==> juniper: inputs <==
==> flow/design.v <==
module Cordic #(parameter MODE = 0, STAGES = 8, WIDTH = 16, PHASE_WIDTH = 19)(
input wire                        in_clk,
input wire                        in_rst,
input wire                        in_enable,
input wire    [WIDTH-1:0]         in_x,
input wire    [WIDTH-1:0]         in_y,
input wire    [PHASE_WIDTH-1:0]   in_phase,
output wire                       out_valid,
output wire   [PHASE_WIDTH-1:0]   out_phase,
output wire   [WIDTH-1:0]         out_x,
output wire   [WIDTH-1:0]         out_y
);
localparam	ROTATIONAL = 0, 
			VECTORING  = 1;
wire signed   [WIDTH:0]         xn [STAGES:0];
wire signed   [WIDTH:0]         yn [STAGES:0];
wire signed   [PHASE_WIDTH-1:0]   zn [STAGES:0];
reg signed  [WIDTH:0]         xn_reg [STAGES:0];
reg signed  [WIDTH:0]         yn_reg [STAGES:0];
reg signed  [PHASE_WIDTH-1:0]   zn_reg [STAGES:0];
reg start;
generate
	if(MODE == ROTATIONAL) begin
reg [WIDTH-1:0] temp_x, temp_y;
reg [PHASE_WIDTH-1:0] temp_z;
always @ (posedge in_clk or negedge in_rst) 
begin
 if(!in_rst) begin
	temp_x <= 'b0;
	temp_y <= 'b0;
	temp_z <= 'b0; 
 end else if (start) begin
	temp_x <= in_x;
	temp_y <= in_y;
	temp_z <= in_phase;
	end
end
wire [PHASE_WIDTH-1:0] half_pi = 19'h19220;
wire [PHASE_WIDTH-1:0] z_limit = 19'h1b333;
reg [WIDTH-1:0] adjusted_x, adjusted_y;
reg [PHASE_WIDTH-1:0] adjusted_z;
always @ (*) 
begin
	if(temp_z[PHASE_WIDTH-1] == 1'b0 && temp_z > z_limit) begin
		adjusted_x = ~temp_y + 'b1;
		adjusted_y = temp_x;
		adjusted_z = temp_z - half_pi;
	end 
	else if(temp_z[PHASE_WIDTH-1] == 1'b1 && (~temp_z+19'b1) > z_limit) begin
		adjusted_x = temp_y;
		adjusted_y = ~temp_x + 'b1;
		adjusted_z = temp_z + half_pi;
	end 
	else begin
		adjusted_x = temp_x;
		adjusted_y = temp_y;
		adjusted_z = temp_z;
	end
end
assign xn[0] = {adjusted_x[WIDTH-1], adjusted_x};
assign yn[0] = {adjusted_y[WIDTH-1], adjusted_y};
assign zn[0] = adjusted_z;
end else if(MODE == VECTORING) begin
assign xn[0] = {in_x[WIDTH-1], in_x};
assign yn[0] = {in_y[WIDTH-1], in_y};
assign zn[0] = 'b0;
end
endgenerate
generate 
genvar i;
	if(MODE == ROTATIONAL) begin
for(i=0; i<STAGES; i=i+1) begin
  assign xn[i+1] = (zn_reg[i][PHASE_WIDTH-1] == 1'b0) ? xn_reg[i]-(yn_reg[i]>>>i)   : xn_reg[i]+(yn_reg[i]>>>i);
  assign yn[i+1] = (zn_reg[i][PHASE_WIDTH-1] == 1'b0) ? yn_reg[i]+(xn_reg[i]>>>i)   : yn_reg[i]-(xn_reg[i]>>>i);
  assign zn[i+1] = (zn_reg[i][PHASE_WIDTH-1] == 1'b0) ? zn_reg[i]-arctangent(i) : zn_reg[i]+arctangent(i);
end
end else if(MODE == VECTORING) begin
for(i=0; i<STAGES; i=i+1) begin
  assign xn[i+1] = (yn_reg[i][WIDTH] == 1'b1) ? xn_reg[i]-(yn_reg[i]>>>i)   : xn_reg[i]+(yn_reg[i]>>>i);
  assign yn[i+1] = (yn_reg[i][WIDTH] == 1'b1) ? yn_reg[i]+(xn_reg[i]>>>i)   : yn_reg[i]-(xn_reg[i]>>>i);
  assign zn[i+1] = (yn_reg[i][WIDTH] == 1'b1) ? zn_reg[i]-arctangent(i) : zn_reg[i]+arctangent(i);
end
end
endgenerate
always @ (posedge in_clk or negedge in_rst)
	if(!in_rst)
		start <= 1'b0;
	else
		start <= in_enable;
reg [STAGES+2:0] valid_reg;	
for(i=0; i<=STAGES; i=i+1) begin
  always @ (posedge in_clk or negedge in_rst)
    if(!in_rst)begin
      xn_reg[i] <= 'b0;
      yn_reg[i] <= 'b0;
      zn_reg[i] <= 'b0;    
    end
    else if(valid_reg[i+1]) begin
      xn_reg[i] <= xn[i];
      yn_reg[i] <= yn[i];
      zn_reg[i] <= zn[i];
    end
end
wire signed [15:0] k = 18'h009B7;
wire signed [31:0] scaled_x = xn_reg[STAGES] * k;
wire signed [31:0] scaled_y = yn_reg[STAGES] * k;
assign out_x = scaled_x[27:12];
assign out_y = scaled_y[27:12];
assign out_phase = zn_reg[STAGES];
always@(posedge in_clk or negedge in_rst)
begin
  if(!in_rst)
    valid_reg <= 'b0;
  else
    valid_reg <= {valid_reg[STAGES+1:0], in_enable};
end
assign out_valid = valid_reg[STAGES+2];
function [18:0] arctangent;
  input [3:0] i;
  begin
    case (i)
    0 : arctangent = 19'b000_1100100100001111;  
    1 : arctangent = 19'b000_0111011010110001;  
    2 : arctangent = 19'b000_0011111010110110;  
    3 : arctangent = 19'b000_0001111111010101;  
    4 : arctangent = 19'b000_0000111111111010;  
    5 : arctangent = 19'b000_0000011111111111;  
    6 : arctangent = 19'b000_0000001111111111;  
    7 : arctangent = 19'b000_0000000111111111;  
    8 : arctangent = 19'b000_0000000011111111;  
    9 : arctangent = 19'b000_0000000001111111;  
    10: arctangent = 19'b000_0000000000111111;  
    11: arctangent = 19'b000_0000000000011111;  
    12: arctangent = 19'b000_0000000000001111;  
    13: arctangent = 19'b000_0000000000000111;  
    14: arctangent = 19'b000_0000000000000011;  
    15: arctangent = 19'b000_0000000000000001;  
    default: arctangent = 19'b000_0000000000000000;  
    endcase
  end
endfunction
endmodule
==> flow/run.sh <==
#!/bin/bash
# the make line also repeats each setting of config.mk as NAME=value (left out here)
make -C /OpenROAD-flow-scripts/flow DESIGN_CONFIG=/design/flow/config.mk WORK_HOME=/design/flow/orfs CLKGATE_MAP_FILE= finish
==> flow/config.mk <==
export PLATFORM = sky130hd
export DESIGN_NAME = Cordic
export DESIGN_NICKNAME = Cordic
export VERILOG_FILES = /design/flow/design.v
export SDC_FILE = /design/flow/constraint.sdc
export NUM_CORES = 4
export LEC_CHECK = 0
export CAP_MARGIN = 35
export CORE_ASPECT_RATIO = 0.52
export CORE_MARGIN = 3
export CORE_UTILIZATION = 36
export GPL_TIMING_DRIVEN = 0
export MAX_ROUTING_LAYER = met4
export PLACE_DENSITY_LB_ADDON = 0.0
export SETUP_SLACK_MARGIN = 4.41
export SLEW_MARGIN = 40
export TNS_END_PERCENT = 20
==> flow/constraint.sdc <==
create_clock -name core_clock -period 14.8 [get_ports {in_clk}]
set_input_delay 2.9600 -clock core_clock [delete_from_list [all_inputs] [get_ports {in_clk}]]
set_output_delay 2.9600 -clock core_clock [all_outputs]
set_load 0.01 [all_outputs]
==> nickel (differences from juniper) <==
==> flow/config.mk (replaced) <==
export PLATFORM = sky130hd
export DESIGN_NAME = Cordic
export DESIGN_NICKNAME = Cordic
export VERILOG_FILES = /design/flow/design.v
export SDC_FILE = /design/flow/constraint.sdc
export NUM_CORES = 4
export LEC_CHECK = 0
export CAP_MARGIN = 20
export CORE_MARGIN = 2
export CORE_UTILIZATION = 72
export PLACE_DENSITY_LB_ADDON = 0.0
export SETUP_SLACK_MARGIN = 1.99
export SLEW_MARGIN = 20
==> flow/constraint.sdc (replaced) <==
create_clock -name core_clock -period 7.37 [get_ports {in_clk}]
set_input_delay 1.4740 -clock core_clock [delete_from_list [all_inputs] [get_ports {in_clk}]]
set_output_delay 1.4740 -clock core_clock [all_outputs]
set_load 0.01 [all_outputs]
==> pepper (differences from juniper) <==
==> flow/config.mk (replaced) <==
export PLATFORM = sky130hd
export DESIGN_NAME = Cordic
export DESIGN_NICKNAME = Cordic
export VERILOG_FILES = /design/flow/design.v
export SDC_FILE = /design/flow/constraint.sdc
export NUM_CORES = 4
export LEC_CHECK = 0
export CAP_MARGIN = 5
export CORE_MARGIN = 2
export CORE_UTILIZATION = 72
export PLACE_DENSITY = 0.64
export SETUP_SLACK_MARGIN = -0.57
export SLEW_MARGIN = 20
==> flow/constraint.sdc (replaced) <==
create_clock -name core_clock -period 6.92 [get_ports {in_clk}]
set_input_delay 1.3840 -clock core_clock [delete_from_list [all_inputs] [get_ports {in_clk}]]
set_output_delay 1.3840 -clock core_clock [all_outputs]
set_load 0.01 [all_outputs]
==> flow_summary.rst <==
Run summary
-----------

.. list-table::
   :header-rows: 1

   * - Metric
     - Value
   * - Clock Network Area Fraction
     - 3.66%
   * - Pin count of the biggest net entering global routing
     - 88
   * - Outcome
     - no timing/DRC/antenna violations
   * - Total area of sequential cells
     - 0.0134 sq mm
   * - Multi-input gate area in the final layout
     - 0.0347 sq mm
   * - Critical-path top delay cell
     - or4_4
   * - Max Clock Freq
     - 0.0972 GHz
   * - Filler Cell Count
     - 14,000
   * - Number of DRC violations after detailed-routing iteration 0
     - 4,201
[end of results for juniper]
==> flow_summary.rst <==
Run summary
-----------

.. list-table::
   :header-rows: 1

   * - Metric
     - Value
   * - Outcome
     - finished with violations
   * - Filler Cell Count
     - 4,913
   * - Number of DRC violations after detailed-routing iteration 0
     - 2,452
   * - SO Viols
     - negative setup slack
   * - Total area of sequential cells
     - 0.0134 sq mm
   * - Pin count of the biggest net entering global routing
     - 181
   * - Clock Network Area Fraction
     - 3.86%
   * - Multi-input gate area in the final layout
     - 0.0348 sq mm
   * - Crit path setup slack, layout
     - -704 ps
   * - Max Clock Freq
     - 0.124 GHz
   * - Final count of negative-setup-slack endpoints
     - 10
[end of results for nickel]
==> flow_summary.rst <==
Run summary
-----------

.. list-table::
   :header-rows: 1

   * - Metric
     - Value
   * - Crit path setup slack, layout
     - -911 ps
   * - Total tool warning count
     - 85
   * - Final count of negative-setup-slack endpoints
     - 27
   * - Non-clock buffer count in the final layout
     - 248
   * - SO Viols
     - negative setup slack
   * - Filler Cell Count
     - 4,921
   * - Multi-input gate area in the final layout
     - 0.0347 sq mm
   * - Number of nets with antenna violations after routing
     - 0
   * - # H-tree levels
     - 2
   * - Share of synthesized cell area in full adder, half adder and majority cells
     - 22.5%
   * - Outcome
     - finished with violations
   * - Pin count of the biggest net entering global routing
     - 142
   * - Synthesis Warnings
     - 4
[end of results for pepper]
